==> job 2968 <==
==> flow/design.v <==
module timer_peripheral (
    input wire clk,
    input wire reset_n,
    input wire [15:0] addr,
    input wire [31:0] data_in,
    output reg [31:0] data_out,
    input wire write_enable,
    input wire read_enable,
    output reg interrupt,
    input wire interrupt_ack,
    output wire ready,
    output wire [7:0] timer_count
);
    reg [7:0] count_reg;
    reg [7:0] load_value;
    reg timer_enable;
    reg interrupt_enable;
    reg interrupt_flag;
    reg [15:0] prescaler;
    reg [15:0] prescaler_counter;
    localparam TIMER_COUNT_REG = 16'h0000;   
    localparam TIMER_LOAD_REG  = 16'h0004;   
    localparam TIMER_CTRL_REG  = 16'h0008;   
    localparam TIMER_CLEAR_REG = 16'h000C;   
    localparam TIMER_STATUS_REG = 16'h0010;  
    assign ready = 1'b1;
    assign timer_count = count_reg;
    always @(posedge clk or negedge reset_n) begin
        if (!reset_n) begin
            count_reg <= 8'h0F;            
            load_value <= 8'h0F;
            timer_enable <= 1'b1;          
            interrupt_enable <= 1'b1;      
            interrupt_flag <= 1'b0;
            prescaler <= 16'h00FF;         
            prescaler_counter <= 16'h0000;
            interrupt <= 1'b0;
            data_out <= 32'h00000000;
        end else begin
            if (timer_enable) begin
                if (prescaler_counter >= prescaler) begin
                    prescaler_counter <= 16'h0000;
                    if (count_reg == 8'h00) begin
                        interrupt_flag <= 1'b1;
                        if (interrupt_enable) begin
                            interrupt <= 1'b1;
                        end
                        count_reg <= load_value;  
                    end else begin
                        count_reg <= count_reg - 1'b1;
                    end
                end else begin
                    prescaler_counter <= prescaler_counter + 1'b1;
                end
            end
            if (interrupt_ack) begin
                interrupt <= 1'b0;
                interrupt_flag <= 1'b0;
            end
            if (read_enable) begin
                case (addr)
                    TIMER_COUNT_REG: begin
                        data_out <= {24'h000000, count_reg};
                    end
                    TIMER_LOAD_REG: begin
                        data_out <= {24'h000000, load_value};
                    end
                    TIMER_CTRL_REG: begin
                        data_out <= {30'h00000000, interrupt_enable, timer_enable};
                    end
                    TIMER_STATUS_REG: begin
                        data_out <= {31'h00000000, interrupt_flag};
                    end
                    default: begin
                        data_out <= 32'h00000000;
                    end
                endcase
            end else if (write_enable) begin
                case (addr)
                    TIMER_LOAD_REG: begin
                        load_value <= data_in[7:0];
                    end
                    TIMER_CTRL_REG: begin
                        timer_enable <= data_in[0];
                        interrupt_enable <= data_in[1];
                    end
                    TIMER_CLEAR_REG: begin
                        if (data_in[0]) begin
                            interrupt <= 1'b0;
                            interrupt_flag <= 1'b0;
                        end
                    end
                    default: begin
                    end
                endcase
                data_out <= 32'h00000000;
            end else begin
                data_out <= 32'h00000000;
            end
        end
    end
endmodule
module led_gpio_peripheral (
    input wire clk,
    input wire reset_n,
    input wire [15:0] addr,
    input wire [31:0] data_in,
    output reg [31:0] data_out,
    input wire write_enable,
    input wire read_enable,
    output reg [7:0] led_out,
    output wire ready
);
    reg [7:0] led_data_reg;
    reg [7:0] led_direction_reg;   
    reg [7:0] led_input_reg;       
    localparam LED_DATA_REG = 16'h0000;       
    localparam LED_DIR_REG  = 16'h0004;       
    localparam LED_INPUT_REG = 16'h0008;      
    assign ready = 1'b1;
    always @(posedge clk or negedge reset_n) begin
        if (!reset_n) begin
            led_data_reg <= 8'h00;
            led_direction_reg <= 8'hFF;     
            led_out <= 8'h00;
            data_out <= 32'h00000000;
            led_input_reg <= 8'h00;
        end else begin
            led_out <= led_data_reg & led_direction_reg;
            if (read_enable) begin
                case (addr)
                    LED_DATA_REG: begin
                        data_out <= {24'h000000, led_data_reg};
                    end
                    LED_DIR_REG: begin
                        data_out <= {24'h000000, led_direction_reg};
                    end
                    LED_INPUT_REG: begin
                        data_out <= {24'h000000, led_out};
                    end
                    default: begin
                        data_out <= 32'h00000000;
                    end
                endcase
            end else if (write_enable) begin
                case (addr)
                    LED_DATA_REG: begin
                        led_data_reg <= data_in[7:0];
                    end
                    LED_DIR_REG: begin
                        led_direction_reg <= data_in[7:0];
                    end
                    default: begin
                    end
                endcase
                data_out <= 32'h00000000;
            end else begin
                data_out <= 32'h00000000;
            end
        end
    end
endmodule
module memory_peripheral (
    input wire clk,
    input wire reset_n,
    input wire [15:0] addr,
    input wire [31:0] data_in,
    output reg [31:0] data_out,
    input wire write_enable,
    input wire read_enable,
    output wire ready
);
    reg [31:0] ram_memory [0:63];
    reg [5:0] ram_addr;
    integer i;   
    assign ready = 1'b1;
    always @(*) begin
        ram_addr = addr[7:2];   
    end
    always @(posedge clk or negedge reset_n) begin
        if (!reset_n) begin
            data_out <= 32'h00000000;
            for (i = 0; i < 64; i = i + 1) begin
                ram_memory[i] <= 32'h00000000;
            end
        end else begin
            if (write_enable) begin
                ram_memory[ram_addr] <= data_in;
                data_out <= 32'h00000000;   
            end else if (read_enable) begin
                data_out <= ram_memory[ram_addr];
            end else begin
                data_out <= 32'h00000000;
            end
        end
    end
    wire [31:0] mem_loc_0 = ram_memory[0];
    wire [31:0] mem_loc_1 = ram_memory[1];
    wire [31:0] mem_loc_2 = ram_memory[2];
    wire [31:0] mem_loc_3 = ram_memory[3];
endmodule
module soc_top (
    input wire clk,
    input wire reset_n,
    input wire [31:0] cpu_addr,
    input wire [31:0] cpu_data_out,
    input wire cpu_write_enable,
    input wire cpu_read_enable,
    input wire cpu_interrupt_ack,
    output wire [31:0] cpu_data_in,
    output wire [7:0] led_out,
    output wire timer_interrupt,
    output wire [7:0] timer_count,
    output wire [31:0] ram_data_out,
    output wire [7:0] ram_addr_debug
);
    wire timer_select;
    wire led_select;
    wire ram_select;
    wire [31:0] timer_data_out;
    wire timer_ready;
    wire [31:0] led_data_out;
    wire led_ready;
    wire [31:0] ram_data_out_int;
    wire ram_ready;
    assign timer_select = (cpu_addr[31:16] == 16'h4000);   
    assign led_select   = (cpu_addr[31:16] == 16'h4001);   
    assign ram_select   = (cpu_addr[31:16] == 16'h2000);   
    assign cpu_data_in = timer_select ? timer_data_out :
                        led_select   ? led_data_out :
                        ram_select   ? ram_data_out_int :
                        32'h00000000;
    timer_peripheral timer_inst (
        .clk(clk),
        .reset_n(reset_n),
        .addr(cpu_addr[15:0]),
        .data_in(cpu_data_out),
        .data_out(timer_data_out),
        .write_enable(cpu_write_enable & timer_select),
        .read_enable(cpu_read_enable & timer_select),
        .interrupt(timer_interrupt),
        .interrupt_ack(cpu_interrupt_ack),
        .ready(timer_ready),
        .timer_count(timer_count)
    );
    led_gpio_peripheral led_inst (
        .clk(clk),
        .reset_n(reset_n),
        .addr(cpu_addr[15:0]),
        .data_in(cpu_data_out),
        .data_out(led_data_out),
        .write_enable(cpu_write_enable & led_select),
        .read_enable(cpu_read_enable & led_select),
        .led_out(led_out),
        .ready(led_ready)
    );
    memory_peripheral ram_inst (
        .clk(clk),
        .reset_n(reset_n),
        .addr(cpu_addr[15:0]),
        .data_in(cpu_data_out),
        .data_out(ram_data_out_int),
        .write_enable(cpu_write_enable & ram_select),
        .read_enable(cpu_read_enable & ram_select),
        .ready(ram_ready)
    );
    assign ram_data_out = ram_data_out_int;
    assign ram_addr_debug = cpu_addr[7:0];
endmodule
==> flow/run.sh <==
#!/bin/bash
# the make line also repeats each setting of config.mk as NAME=value (left out here)
make -C /OpenROAD-flow-scripts/flow DESIGN_CONFIG=/design/flow/config.mk WORK_HOME=/design/flow/orfs CLKGATE_MAP_FILE= finish
==> flow/config.mk <==
export PLATFORM = sky130hd
export DESIGN_NAME = soc_top
export DESIGN_NICKNAME = soc_top
export VERILOG_FILES = /design/flow/design.v
export SDC_FILE = /design/flow/constraint.sdc
export NUM_CORES = 4
export LEC_CHECK = 0
export CAP_MARGIN = 20
export CORE_MARGIN = 2
export CORE_UTILIZATION = 66
export SLEW_MARGIN = 20
==> flow/constraint.sdc <==
create_clock -name core_clock -period 5.46 [get_ports {clk}]
set_input_delay 1.0920 -clock core_clock [delete_from_list [all_inputs] [get_ports {clk}]]
set_output_delay 1.0920 -clock core_clock [all_outputs]
set_load 0.01 [all_outputs]
==> inputs of job 4865, as changes to job 2968 <==
Settings changed: CAP_MARGIN 20 to 0, CELL_PAD_IN_SITES_DETAIL_PLACEMENT set to 1, CORE_MARGIN 2 to 4, CORE_UTILIZATION 66 to 35, GPL_TIMING_DRIVEN set to 0, PLACE_DENSITY set to 0.5, SETUP_SLACK_MARGIN set to 2.12.
==> flow/constraint.sdc (replaced) <==
create_clock -name core_clock -period 9.53 [get_ports {clk}]
set_input_delay 1.9060 -clock core_clock [delete_from_list [all_inputs] [get_ports {clk}]]
set_output_delay 1.9060 -clock core_clock [all_outputs]
set_load 0.01 [all_outputs]
==> inputs of job 7604, as changes to job 2968 <==
Settings changed: CORE_UTILIZATION 66 to 35, PLACE_DENSITY set to 0.5.
==> flow/constraint.sdc (replaced) <==
create_clock -name core_clock -period 7.31 [get_ports {clk}]
set_input_delay 1.4620 -clock core_clock [delete_from_list [all_inputs] [get_ports {clk}]]
set_output_delay 1.4620 -clock core_clock [all_outputs]
set_load 0.01 [all_outputs]
==> inputs of job 1023, as changes to job 2968 <==
Settings changed: ABC_AREA set to 1, CORE_UTILIZATION 66 to 49, CTS_CLUSTER_DIAMETER set to 123, MIN_ROUTING_LAYER set to met1, PLACE_DENSITY_LB_ADDON set to 0.14, SETUP_SLACK_MARGIN set to 1.39.
==> flow/constraint.sdc (replaced) <==
create_clock -name core_clock -period 10.8 [get_ports {clk}]
set_input_delay 2.1600 -clock core_clock [delete_from_list [all_inputs] [get_ports {clk}]]
set_output_delay 2.1600 -clock core_clock [all_outputs]
set_load 0.01 [all_outputs]
==> results.json <==
{
  "status": "timing/DRC/antenna clean",
  "path_buffers": 3,
  "n_all_inverters": 156,
  "nClkBuffers": 327,
  "ys_sh_adder": 0.000386,
  "slew_headroom": 0.257,
  "totalWireLength_mm": 315,
  "ir_worst_vdd_uv": 129,
  "logic_family": "simple AND/OR/NAND/NOR gates",
  "worst_pin_slew_ns": 1.11
}
That was job 1023.
==> results.json <==
{
  "ff_type": "dfrtp_1",
  "stdcell_area_um2": 108000,
  "dpl.cell_count": 10200,
  "status": "timing/DRC/antenna clean",
  "logic_family": "multiplexers",
  "seq_area_um2": 54000,
  "nClkBuffers": 356,
  "ys_sh_adder": 0.000401,
  "buffers": 476,
  "die_y_um": 521,
  "path_buffers": 3,
  "slew_headroom": 0.163,
  "n_all_inverters": 13
}
That was job 7604.
==> results.json <==
{
  "worst_pin_slew_ns": 1.36,
  "path_buffers": 6,
  "ys_sh_adder": 0.000401,
  "grt_pass1_wl_mm": 753,
  "ir_worst_vdd_uv": 190,
  "logic_family": "multiplexers",
  "nClkBuffers": 356,
  "n_all_inverters": 13,
  "cts_buffers": 232,
  "slew_headroom": 0.0917,
  "status": "timing/DRC/antenna clean"
}
That was job 4865.
==> results.json <==
{
  "pwr_density_cell_nw_per_um2": 301,
  "totalPowerFinal_mw": 31.8,
  "rsz0062_at_grt": "false",
  "yosys.area_share.aoi": 0.0858,
  "ir_worst_vdd_uv": 291,
  "path_buffers": 4,
  "slew_headroom": 0.134,
  "totalWireLength_mm": 372,
  "n_all_inverters": 13,
  "logic_family": "multiplexers",
  "ys_sh_adder": 0.000401,
  "ys_types": 65,
  "dr.max_layer_used": "met5",
  "fin_util": 0.749,
  "status": "timing/DRC/antenna clean",
  "nClkBuffers": 334,
  "p_int_mw": 24.6,
  "grt_usage": 0.513
}
That was job 2968.
